==> flow/design.v (excerpt) <==
module ARM_SingleCycle_CPU
	#(parameter	BusWidth	= 32)
	(input logic		i_CLK, i_RESET,
	input logic[(BusWidth - 1):0]	i_Instr,
	output logic[(BusWidth - 1):0]	o_PC,
	output logic[(BusWidth - 1):0]	o_Data_Address,
	output logic					o_Mem_Write,
	output logic[(BusWidth - 1):0]	o_Write_Data,
	input logic[(BusWidth - 1):0]	i_Read_Data);
Size: about 3900 cells after synthesis, roughly 160 I/O pins.
Settings: LEC_CHECK=0, ABC_AREA=0, CAP_MARGIN=20, CELL_PAD_IN_SITES_DETAIL_PLACEMENT=2, CORE_ASPECT_RATIO=0.59, CORE_MARGIN=6, CORE_UTILIZATION=28, CTS_CLUSTER_SIZE=70, GPL_ROUTABILITY_DRIVEN=0, HOLD_SLACK_MARGIN=0.1, MAX_ROUTING_LAYER=met4, SETUP_SLACK_MARGIN=-1.53, SLEW_MARGIN=20; clock period 16.4 ns.
run.sh (not shown) runs the stock make flow with config.mk's settings and CLKGATE_MAP_FILE=.
Edit:
- ABC_AREA: 0 -> 1
- CELL_PAD_IN_SITES_DETAIL_PLACEMENT: 2 -> not set
- CORE_ASPECT_RATIO: 0.59 -> 1.19
- CORE_MARGIN: 6 -> 2
- CORE_UTILIZATION: 28 -> 69
- CTS_CLUSTER_DIAMETER: not set -> 242
- CTS_CLUSTER_SIZE: 70 -> 95
- GPL_ROUTABILITY_DRIVEN: 0 -> not set
- HOLD_SLACK_MARGIN: 0.1 -> not set
- MAX_ROUTING_LAYER: met4 -> not set
- PLACE_DENSITY: not set -> 0.43
- SETUP_SLACK_MARGIN: -1.53 -> 0.97
- TNS_END_PERCENT: not set -> 10
- clock period: 16.4 -> 8.21 ns (I/O delays scaled with it)
After rerunning: This time the run stopped in 5_1_grt, error GRT-0232. Die area shrinks by 56%. Synthesized cell count increases by about 40%. Area after synthesis goes up by 11%.
Edit:
- ABC_AREA: 1 -> 0
- CAP_MARGIN: 20 -> 15
- CELL_PAD_IN_SITES_GLOBAL_PLACEMENT: not set -> 1
- CORE_ASPECT_RATIO: 1.19 -> 0.65
- CORE_UTILIZATION: 69 -> 23
- CTS_CLUSTER_DIAMETER: 242 -> not set
- CTS_CLUSTER_SIZE: 95 -> 73
- GPL_ROUTABILITY_DRIVEN: not set -> 0
- GPL_TIMING_DRIVEN: not set -> 1
- HOLD_SLACK_MARGIN: not set -> -0.07
- PLACE_DENSITY: 0.43 -> not set
- PLACE_DENSITY_LB_ADDON: not set -> 0.2
- SETUP_SLACK_MARGIN: 0.97 -> not set
- TNS_END_PERCENT: 10 -> not set
- clock period: 8.21 -> 9.57 ns (I/O delays scaled with it)
What happened: This time the run completed with no timing, DRC or antenna violations; die size increases to 2.7 times its value; area after synthesis decreases by roughly a tenth; synthesized cell count decreases by a quarter to a third.

---

ARM_SingleCycle_CPU again, from the RTL that the note above started with.
Settings: LEC_CHECK=0, ABC_AREA=1, CAP_MARGIN=5, CORE_MARGIN=3, CORE_UTILIZATION=21, CTS_CLUSTER_DIAMETER=394, HOLD_SLACK_MARGIN=0.15, MAX_ROUTING_LAYER=met4, PLACE_DENSITY_LB_ADDON=0.13, SETUP_SLACK_MARGIN=2.57, SLEW_MARGIN=20, TNS_END_PERCENT=80; clock period 9.7 ns.
The baseline finished clean.
Rerun with:
Settings changed: ABC_AREA 1 to default, CAP_MARGIN 5 to 20, CELL_PAD_IN_SITES_DETAIL_PLACEMENT from default to 2, CORE_MARGIN 3 to 2, CORE_UTILIZATION 21 to 56, CTS_CLUSTER_DIAMETER 394 to 70, CTS_CLUSTER_SIZE from default to 39, HOLD_SLACK_MARGIN 0.15 to default, PLACE_DENSITY_LB_ADDON 0.13 to 0.23, SETUP_SLACK_MARGIN 2.57 to default, SLEW_MARGIN 20 to 30, TNS_END_PERCENT 80 to 75.
Clock period 9.7 ns to 17.7 ns, I/O delays scaled along.
Result: Now the flow failed in 3_5_place_dp with DPL-0033. Die area shrinks by 66%. Area after synthesis drops by 10%. Synthesized cell count shrinks by 29%.
Rerun with:
Settings changed: ABC_AREA from default to 1, CELL_PAD_IN_SITES_GLOBAL_PLACEMENT from default to 1, CORE_ASPECT_RATIO from default to 1.24, CORE_UTILIZATION 56 to 67, CTS_CLUSTER_DIAMETER 70 to default, CTS_CLUSTER_SIZE 39 to 15, GPL_ROUTABILITY_DRIVEN from default to 0, GPL_TIMING_DRIVEN from default to 1, HOLD_SLACK_MARGIN from default to 0.21, MAX_ROUTING_LAYER met4 to default, PLACE_DENSITY from default to 0.48, PLACE_DENSITY_LB_ADDON 0.23 to default, SETUP_SLACK_MARGIN from default to 2.61, SLEW_MARGIN 30 to 5, TNS_END_PERCENT 75 to 90.
Clock period 17.7 ns to 8.97 ns, I/O delays scaled along.
The changed run failed in 3_1_place_gp_skip_io.
Die size drops by a few percent.
Synthesized cell count rose by well over a third.
Synthesized area rose by roughly a tenth.

---

ARM_SingleCycle_CPU again, from the RTL that the note above started with.
export LEC_CHECK = 0
export CAP_MARGIN = 20
export CORE_MARGIN = 2
export CORE_UTILIZATION = 55
export CTS_CLUSTER_SIZE = 69
export PLACE_DENSITY = 0.6
export SLEW_MARGIN = 20
create_clock -name core_clock -period 7.49 [get_ports {i_CLK}]
The baseline completed and failed the layout checks on setup timing.
Then changed:
CORE_ASPECT_RATIO = 1.23   (was not set)
CORE_UTILIZATION = 40   (was 55)
CTS_CLUSTER_SIZE = not set   (was 69)
PLACE_DENSITY = not set   (was 0.6)
PLACE_DENSITY_LB_ADDON = 0.19   (was not set)
SETUP_SLACK_MARGIN = 0.95   (was not set)
clock period = 16.4 ns   (was 7.49 ns; I/O delays follow)
Effect: With this change the flow finished with timing, DRC and antenna clean. Die area grows by 37%. Register-to-register slack improves by 8.1 ns. Total power drops by 62%. Combinational power went down by 69%. Wire length drops by 9.8%. Area after synthesis stays the same. Setup slack gets better by 2.4 ns. Via count went down by 18%. Sequential cell count does not change. Worst hold slack is about the same.
Then changed:
ABC_AREA = 0   (was not set)
CELL_PAD_IN_SITES_DETAIL_PLACEMENT = 1   (was not set)
CORE_ASPECT_RATIO = 0.59   (was 1.23)
CORE_MARGIN = 6   (was 2)
CORE_UTILIZATION = 28   (was 40)
CTS_CLUSTER_SIZE = 70   (was not set)
GPL_ROUTABILITY_DRIVEN = 0   (was not set)
MAX_ROUTING_LAYER = met4   (was not set)
SETUP_SLACK_MARGIN = -1.53   (was 0.95)
Outcome: Maximum frequency goes down by 4.2%; critical path depth goes up by 1; die size goes up by about 50%; worst setup slack degrades by 0.64 ns; global-route usage goes down by 8.0 points; sequential cell count is unchanged; cell area goes up by about 1%.
Then changed:
ABC_AREA = 1   (was 0)
CELL_PAD_IN_SITES_DETAIL_PLACEMENT = not set   (was 1)
CORE_ASPECT_RATIO = not set   (was 0.59)
CORE_MARGIN = 2   (was 6)
CTS_CLUSTER_SIZE = 61   (was 70)
GPL_ROUTABILITY_DRIVEN = not set   (was 0)
GPL_TIMING_DRIVEN = 1   (was not set)
MAX_ROUTING_LAYER = not set   (was met4)
MIN_ROUTING_LAYER = met2   (was not set)
PLACE_DENSITY = 0.47   (was not set)
PLACE_DENSITY_LB_ADDON = not set   (was 0.19)
SETUP_SLACK_MARGIN = 1.55   (was -1.53)
SLEW_MARGIN = 40   (was 20)
clock period = 8.49 ns   (was 16.4 ns; I/O delays follow)
After rerunning:
- This time the run ran to the end with violations: setup timing
- die size increases by 6.1%
- critical path depth increases by 19
- register-to-register slack is worse by 4.8 ns
- combinational power increases to 4.4 times its value
- clock skew increases by 0.020 ns
- synthesized area increases by about 11%
- via count increases by 77%
- wire length increases by 39%
Power and IR drop assume default switching activity.
